==> job 4861: inputs <==
==> flow/design.v <==
module cordic_pipelined #(
    parameter MODE                    = 0,      
    parameter STAGES                  = 16,
    parameter CORDIC_WIDTH            = 16,
    parameter CORDIC_INTERNAL_WIDTH   = 20,
    parameter SFIXED_ZERO             = 32'd0,
    parameter SFIXED_PI               = 32'h3243F6A8,
    parameter SFIXED_PI_OVER_2        = 32'h1921FB54,
    parameter SFIXED_TWO_PI           = 32'h6487ED51
)(
    input  wire                                clk,
    input  wire                                rst,
    input  wire                                valid_in,
    input  wire  signed [CORDIC_WIDTH-1:0]      x_in,
    input  wire  signed [CORDIC_WIDTH-1:0]      y_in,
    input  wire  signed [CORDIC_INTERNAL_WIDTH-1:0] z_in,
    output reg                                 valid_out,
    output wire signed [CORDIC_WIDTH-1:0]      x_out,
    output wire signed [CORDIC_WIDTH-1:0]      y_out,
    output wire signed [CORDIC_WIDTH-1:0]      z_out
);
    wire signed [31:0] ANGLES [0:31];
    assign ANGLES[0]  = 32'h0000C90F;
    assign ANGLES[1]  = 32'h000076B1;
    assign ANGLES[2]  = 32'h00003EB6;
    assign ANGLES[3]  = 32'h00001FD5;
    assign ANGLES[4]  = 32'h00000FFA;
	 assign ANGLES[5]  = 32'h000007FF;
    assign ANGLES[6]  = 32'h000003FF;
    assign ANGLES[7]  = 32'h000001FF;
    assign ANGLES[8]  = 32'h000000FF;
    assign ANGLES[9]  = 32'h0000007F;
    assign ANGLES[10] = 32'h0000003F;
    assign ANGLES[11] = 32'h0000001F;
	  assign ANGLES[12] = 32'h0000000F;
    assign ANGLES[13] = 32'h00000007;
    assign ANGLES[14] = 32'h00000003;
    assign ANGLES[15] = 32'h00000001;
    assign ANGLES[16] = 32'h00000000;
    assign ANGLES[17] = 32'h00000000;
    assign ANGLES[18] = 32'h00000000;
	  assign ANGLES[19] = 32'h00000000;
    assign ANGLES[20] = 32'h00000000;
    assign ANGLES[21] = 32'h00000000;
    assign ANGLES[22] = 32'h00000000;
    assign ANGLES[23] = 32'h00000000;
    assign ANGLES[24] = 32'h00000000;
    assign ANGLES[25] = 32'h00000000;
    assign ANGLES[26] = 32'h00000000;
    assign ANGLES[27] = 32'h00000000;
	  assign ANGLES[28] = 32'h00000000;
    assign ANGLES[29] = 32'h00000000;
    assign ANGLES[30] = 32'h00000000;
    assign ANGLES[31] = 32'h00000000;
	  reg signed [CORDIC_INTERNAL_WIDTH-1:0] x_pipe [0:STAGES];
    reg signed [CORDIC_INTERNAL_WIDTH-1:0] y_pipe [0:STAGES];
    reg signed [CORDIC_INTERNAL_WIDTH-1:0] z_pipe [0:STAGES];
    reg [1:0]  quadrant_stages [0:STAGES];
    reg        valid_pipe      [0:STAGES];
    reg signed [CORDIC_INTERNAL_WIDTH-1:0] x_corrected,y_corrected,z_wrapped;
    localparam [31:0] PI_SH         = SFIXED_PI        >> 12;
    localparam [31:0] PI_OVER_2_SH  = SFIXED_PI_OVER_2 >> 12;
    localparam [31:0] TWO_PI_SH     = SFIXED_TWO_PI    >> 12;
    localparam signed [CORDIC_INTERNAL_WIDTH-1:0] Z_ZERO      = 0;
    localparam signed [CORDIC_INTERNAL_WIDTH-1:0] Z_PI        = PI_SH[CORDIC_INTERNAL_WIDTH-1:0];
    localparam signed [CORDIC_INTERNAL_WIDTH-1:0] Z_PI_OVER_2 = PI_OVER_2_SH[CORDIC_INTERNAL_WIDTH-1:0];
    localparam signed [CORDIC_INTERNAL_WIDTH-1:0] Z_TWO_PI    = TWO_PI_SH[CORDIC_INTERNAL_WIDTH-1:0];
    always @(posedge clk) begin
      if (rst) begin
         x_pipe[0] <= 0; y_pipe[0] <= 0; z_pipe[0] <= 0;
         quadrant_stages[0] <= 2'b00;
         valid_pipe[0] <= 0;
      end else begin
         z_wrapped = z_in;
         if (z_wrapped >  Z_PI)   z_wrapped =  z_wrapped-Z_TWO_PI;
         else if (z_wrapped <= -Z_PI) z_wrapped =  z_wrapped+Z_TWO_PI;
         if((z_wrapped>=Z_ZERO)&&(z_wrapped<=Z_PI_OVER_2)) begin
            quadrant_stages[0]<=2'b00;  z_pipe[0]<=z_wrapped;
         end
			else if((z_wrapped>Z_PI_OVER_2)&&((z_wrapped<=Z_PI)||(z_wrapped>= -Z_PI_OVER_2))) begin
            quadrant_stages[0]<=2'b01;  z_pipe[0]<=Z_PI-z_wrapped;
         end
         else if((z_wrapped<Z_ZERO)&&(z_wrapped>=-Z_PI_OVER_2)) begin
            quadrant_stages[0]<=2'b11;  z_pipe[0]<= -z_wrapped;
         end
			else begin
            quadrant_stages[0]<=2'b10;  z_pipe[0]<= -(Z_PI+z_wrapped);
         end
         x_pipe[0] <= {{(CORDIC_INTERNAL_WIDTH-CORDIC_WIDTH){x_in[CORDIC_WIDTH-1]}},x_in};
         y_pipe[0] <= {{(CORDIC_INTERNAL_WIDTH-CORDIC_WIDTH){y_in[CORDIC_WIDTH-1]}},y_in};
         valid_pipe[0] <= valid_in;
      end
   end
   genvar i;
   generate
      for (i=0; i<STAGES; i=i+1) begin : STAGES_GEN
         reg signed [CORDIC_INTERNAL_WIDTH-1:0] angle, dx, dy;
         reg sigma;
         always @(posedge clk) begin
           angle = ANGLES[i];
           sigma = (MODE==0) ? z_pipe[i][CORDIC_INTERNAL_WIDTH-1] : y_pipe[i][CORDIC_INTERNAL_WIDTH-1];
            dx    = (y_pipe[i] >>> i);
            dy    = (x_pipe[i] >>> i);
            if (sigma==0) begin
               x_pipe[i+1] <= x_pipe[i] - dx;
               y_pipe[i+1] <= y_pipe[i] + dy;
               z_pipe[i+1] <= z_pipe[i] - angle;
            end else begin
              x_pipe[i+1] <= x_pipe[i] + dx;
               y_pipe[i+1] <= y_pipe[i] - dy;
               z_pipe[i+1] <= z_pipe[i] + angle;
            end
            valid_pipe[i+1]      <= rst ? 1'b0 : valid_pipe[i];
            quadrant_stages[i+1] <= quadrant_stages[i];
         end
      end
   endgenerate
	 always @(posedge clk) begin
      case(quadrant_stages[STAGES])
         2'b00:  begin x_corrected <=  x_pipe[STAGES]; y_corrected <= y_pipe[STAGES]; end
         2'b11:  begin x_corrected <=  x_pipe[STAGES]; y_corrected <= -y_pipe[STAGES];end
         default:begin x_corrected <= -x_pipe[STAGES]; y_corrected <=  y_pipe[STAGES];end
      endcase
      valid_out <= rst ? 1'b0 : valid_pipe[STAGES];
   end
   assign x_out = x_corrected[CORDIC_WIDTH-1:0];
   assign y_out = y_corrected[CORDIC_WIDTH-1:0];
   assign z_out = z_pipe[STAGES][CORDIC_WIDTH-1:0];
endmodule
module cordic_oscillator #(
    parameter SFIXED_WIDTH = 32,            
    parameter CORDIC_WIDTH = 16,            
    parameter SFIXED_TWO_PI = 32'h6487ED51,          
    parameter SFIXED_ZERO   = 32'd0,
    parameter CORDIC_GAIN   = 16'h26DD           
	 )(
    input  wire                      clk,
    input  wire                      rst,
    input  wire                      ce,
    input  wire signed [SFIXED_WIDTH-1:0] tuning_word,
    output wire signed [CORDIC_WIDTH-1:0] sin_out,
    output wire signed [CORDIC_WIDTH-1:0] cos_out,
    output wire                      valid_out
);
    reg signed [SFIXED_WIDTH-1:0] phase_acc;
    reg signed [SFIXED_WIDTH-1:0] next_phase;
    localparam signed [SFIXED_WIDTH-1:0] TWO_PI_S = SFIXED_TWO_PI;
    always @(posedge clk) begin
        if (rst) begin
            phase_acc <= {SFIXED_WIDTH{1'b0}};
        end
		  else if (ce) begin
            next_phase = phase_acc + tuning_word;
            if (next_phase >= TWO_PI_S)
                phase_acc <= next_phase - TWO_PI_S;
            else if (next_phase < 0)
                phase_acc <= next_phase + TWO_PI_S;
            else
                phase_acc <= next_phase;
        end
    end
    wire signed [CORDIC_WIDTH-1:0] x_fixed  = CORDIC_GAIN;   
    wire signed [CORDIC_WIDTH-1:0] y_fixed  = {CORDIC_WIDTH{1'b0}};
    wire signed [CORDIC_WIDTH-1:0] x_out;
    wire signed [CORDIC_WIDTH-1:0] y_out;
    wire        valid_pipe;
	 cordic_pipelined cordic_inst (
        .clk       (clk),
        .rst       (rst),
        .x_in      (x_fixed),
        .y_in      (y_fixed),
        .z_in      (phase_acc[31:12]),
        .x_out     (x_out),
        .y_out     (y_out),
        .z_out     (),           
        .valid_in  (1'b1),
        .valid_out (valid_pipe)
    );
    assign sin_out   = y_out;
    assign cos_out   = x_out;
    assign valid_out = valid_pipe;
endmodule
==> flow/run.sh <==
#!/bin/bash
# the make line also repeats each setting of config.mk as NAME=value (left out here)
make -C /OpenROAD-flow-scripts/flow DESIGN_CONFIG=/design/flow/config.mk WORK_HOME=/design/flow/orfs CLKGATE_MAP_FILE= finish
==> flow/config.mk <==
export PLATFORM = sky130hd
export DESIGN_NAME = cordic_oscillator
export DESIGN_NICKNAME = cordic_oscillator
export VERILOG_FILES = /design/flow/design.v
export SDC_FILE = /design/flow/constraint.sdc
export NUM_CORES = 4
export LEC_CHECK = 0
export ABC_AREA = 1
export CAP_MARGIN = 20
export CELL_PAD_IN_SITES_GLOBAL_PLACEMENT = 1
export CORE_MARGIN = 2
export CORE_UTILIZATION = 15
export CTS_CLUSTER_DIAMETER = 125
export GPL_ROUTABILITY_DRIVEN = 1
export GPL_TIMING_DRIVEN = 0
export PLACE_DENSITY_LB_ADDON = 0.28
export SETUP_SLACK_MARGIN = -0.71
export SLEW_MARGIN = 20
==> flow/constraint.sdc <==
create_clock -name core_clock -period 8.41 [get_ports {clk}]
set_input_delay 1.6820 -clock core_clock [delete_from_list [all_inputs] [get_ports {clk}]]
set_output_delay 1.6820 -clock core_clock [all_outputs]
set_load 0.01 [all_outputs]
==> job 9351 (differences from job 4861) <==
- ABC_AREA: 1 -> unset
- CELL_PAD_IN_SITES_GLOBAL_PLACEMENT: 1 -> unset
- CORE_UTILIZATION: 15 -> 70
- CTS_CLUSTER_DIAMETER: 125 -> 268
- CTS_CLUSTER_SIZE: unset -> 35
- GPL_ROUTABILITY_DRIVEN: 1 -> unset
- GPL_TIMING_DRIVEN: 0 -> unset
- PLACE_DENSITY_LB_ADDON: 0.28 -> unset
- SETUP_SLACK_MARGIN: -0.71 -> unset
==> flow/constraint.sdc (replaced) <==
create_clock -name core_clock -period 2.66 [get_ports {clk}]
set_input_delay 0.5320 -clock core_clock [delete_from_list [all_inputs] [get_ports {clk}]]
set_output_delay 0.5320 -clock core_clock [all_outputs]
set_load 0.01 [all_outputs]
==> summary of the runs <==
- Job 9351 died in clock tree synthesis (4_1_cts) on DPL-0038. Job 4861 ran to the end with no violations.
- Between job 9351 and job 4861, the lower area after synthesis is in job 9351 (gap 2.2%, measured against job 4861).
- Between job 9351 and job 4861, the lower synthesized cell count is in job 9351 (gap 14%, measured against job 4861).
- In die area, job 4861 is at 4.7 times the value of job 9351.
==> figures <==
quantity                                                                                         job 9351    job 4861
Result of the run                                                                          did not finish  no timing/DRC/antenna violations
Stage where the flow stopped                                               clock tree synthesis (4_1_cts)           -
Multiplexer fraction of the synthesized cell area                                                  0.0116           0
Distinct lib cells                                                                                    100          62
Proportion of synthesized chip area in sequential cells                                             0.295       0.288
Synth Net Count                                                                                      8925       10300
Placed cell areas                                                                               90100 um2   78700 um2
Dpl cells                                                                                           11400       15500
Core Area                                                                                       97000 um2  467000 um2
Cells after synthesis                                                                                7932        9263
Floorplan Utilization                                                                               0.708       0.150
Total half-perimeter wirelength after legalization and detailed placement                          186 mm      180 mm
Compound-Gate Fraction of Synth Area                                                                0.199       0.131
Chip area in the Yosys report                                                                   68600 um2   70200 um2

========
==> exp/onyx: inputs <==
Starts from the design.v that is shown in full above.
Settings: LEC_CHECK=0, CAP_MARGIN=20, CORE_MARGIN=2, CORE_UTILIZATION=26, SLEW_MARGIN=20; clock period 6.56 ns.
run.sh (not shown) runs the stock make flow with config.mk's settings and CLKGATE_MAP_FILE=.
==> inputs of exp/raven, as changes to exp/onyx <==
CORE_UTILIZATION = 66   (was 26)
==> flow/constraint.sdc (replaced) <==
create_clock -name core_clock -period 4.25 [get_ports {clk}]
set_input_delay 0.8500 -clock core_clock [delete_from_list [all_inputs] [get_ports {clk}]]
set_output_delay 0.8500 -clock core_clock [all_outputs]
set_load 0.01 [all_outputs]
==> inputs of exp/harbor, as changes to exp/onyx <==
ABC_AREA = 1   (was not set)
CAP_MARGIN = 0   (was 20)
CORE_UTILIZATION = 72   (was 26)
PLACE_DENSITY = 0.8   (was not set)
==> flow/constraint.sdc (replaced) <==
create_clock -name core_clock -period 3.73 [get_ports {clk}]
set_input_delay 0.7460 -clock core_clock [delete_from_list [all_inputs] [get_ports {clk}]]
set_output_delay 0.7460 -clock core_clock [all_outputs]
set_load 0.01 [all_outputs]
==> inputs of exp/garnet, as changes to exp/onyx <==
ABC_AREA = 0   (was not set)
CELL_PAD_IN_SITES_DETAIL_PLACEMENT = 2   (was not set)
CELL_PAD_IN_SITES_GLOBAL_PLACEMENT = 3   (was not set)
CORE_UTILIZATION = 49   (was 26)
GPL_ROUTABILITY_DRIVEN = 1   (was not set)
GPL_TIMING_DRIVEN = 1   (was not set)
SLEW_MARGIN = 25   (was 20)
TNS_END_PERCENT = 95   (was not set)
==> flow/constraint.sdc (replaced) <==
create_clock -name core_clock -period 3.46 [get_ports {clk}]
set_input_delay 0.6920 -clock core_clock [delete_from_list [all_inputs] [get_ports {clk}]]
set_output_delay 0.6920 -clock core_clock [all_outputs]
set_load 0.01 [all_outputs]
==> results <==
metric                                                                        exp/garnet        exp/onyx                 exp/raven                  exp/harbor
Run status                                                     aborted with a tool error  no timing/DRC/antenna violations  no timing/DRC/antenna violations  complete, but fails checks
Last stage reached                                                  3_1_place_gp_skip_io               -                         -                           -
Violated checks                                                                        -               -                         -        negative setup slack
Largest net degree at the start of global routing                                      -              42                        41                          54
Unrepaired setup endpoints after global routing                                        -           false                         -                        true
Worst-Skew Late Latency                                                                -         0.74 ns                   0.72 ns                     0.74 ns
Number of H-tree levels                                                                -               3                         3                           3
Cell count after synthesis                                                          7932            7932                      7932                        9263
Sum Neg Setup Slack                                                                    -            0 ns                      0 ns                   -1.149 ns
Starting density of the core                                                      0.4926          0.2615                    0.6642                      0.7266
Post-synthesis share of cell area spent on xor and xnor gates                     0.1321          0.1321                    0.1321                      0.1431
CP Launch Point                                                                        -  tuning_word[0]  cordic_inst.x_pipe[7][7]  cordic_inst.x_pipe[15][15]
Critical register-to-register path startpoint                                          -   phase_acc[31]  cordic_inst.x_pipe[7][7]  cordic_inst.x_pipe[15][15]

========
==> job 7428 <==
// cordic_oscillator: RTL as listed in full above, without the edits since
clock: 3.73 ns
lec_check: 0
abc_area: 1
cap_margin: 0
core_margin: 2
core_utilization: 72
place_density: 0.65
slew_margin: 20
==> job 8856: changes against job 7428 <==
- ABC_AREA: 1 -> not set
- CAP_MARGIN: 0 -> 20
- CTS_CLUSTER_SIZE: not set -> 46
- PLACE_DENSITY: 0.65 -> not set
- SETUP_SLACK_MARGIN: not set -> -0.26
==> flow/constraint.sdc (replaced) <==
create_clock -name core_clock -period 3.36 [get_ports {clk}]
set_input_delay 0.6720 -clock core_clock [delete_from_list [all_inputs] [get_ports {clk}]]
set_output_delay 0.6720 -clock core_clock [all_outputs]
set_load 0.01 [all_outputs]
==> job 5492: changes against job 7428 <==
- ABC_AREA: 1 -> not set
- CAP_MARGIN: 0 -> 20
- CORE_UTILIZATION: 72 -> 65
- PLACE_DENSITY: 0.65 -> not set
==> flow/constraint.sdc (replaced) <==
create_clock -name core_clock -period 5.08 [get_ports {clk}]
set_input_delay 1.0160 -clock core_clock [delete_from_list [all_inputs] [get_ports {clk}]]
set_output_delay 1.0160 -clock core_clock [all_outputs]
set_load 0.01 [all_outputs]
==> reports/qor.yml <==
run_status:
  outcome: "finished clean"
final_layout:
  final_util_pct: 72.1
  final_nets: 9148
  sh_seq_area_pct: 26.8
  nClkBuffers: 151
drt:
  postRouteWirelength_um: 164000
clock_tree:
  postCtsSetupBuffers: 0
grt:
  use_met3_pct: 3.10
floorplan:
  row_count: 119
  fp-utilization_pct: 65.4
sta:
  slew_violations: 0
setup_path:
  end_kind: "flip-flop"
  crit_fanout: 16
placed_design:
  place.gp.congestion: 0.919
# the run above: job 5492

==> reports/qor.yml <==
final_layout:
  sh_seq_area_pct: 25.0
  final_util_pct: 84.0
run_status:
  violations: "negative setup slack"
  outcome: "failed layout checks"
floorplan:
  fp-utilization_pct: 72.7
clock_tree:
  postCtsSetupBuffers: 3
sta:
  worst_slack_ns: -0.587
  setup_viol: 7
setup_path:
  end_kind: "flip-flop"
grt:
  use_met3_pct: 9.99
drt:
  postRouteWirelength_um: 223000
# the run above: job 7428

==> reports/qor.yml <==
placed_design:
  place.gp.congestion: 0.958
  place_area_um2: 80500
grt:
  grt_usage_pct: 74.4
  use_met3_pct: 58.1
synthesis:
  synthesis.instances: 7932
  top_cell: "dfxtp_1"
  ys_async_sr_fraction_pct: 0
  syn_avg_cell_area_um2: 8.65
  ys_sh_xor_pct: 13.2
floorplan:
  die-area_um2: 97800
  ios: 68
  fp-utilization_pct: 72.5
  row_count: 113
clock_tree:
  cts-buffers-inserted: 106
  cts_resized: 462
  postCtsSetupBuffers: 170
run_status:
  failed_stage: "5_1_grt"
  outcome: "aborted with a tool error"
  error: "[ERROR GRT-0116] Global routing finished with congestion. Check the congestion regions in the DRC Viewer."
# the run above: job 8856

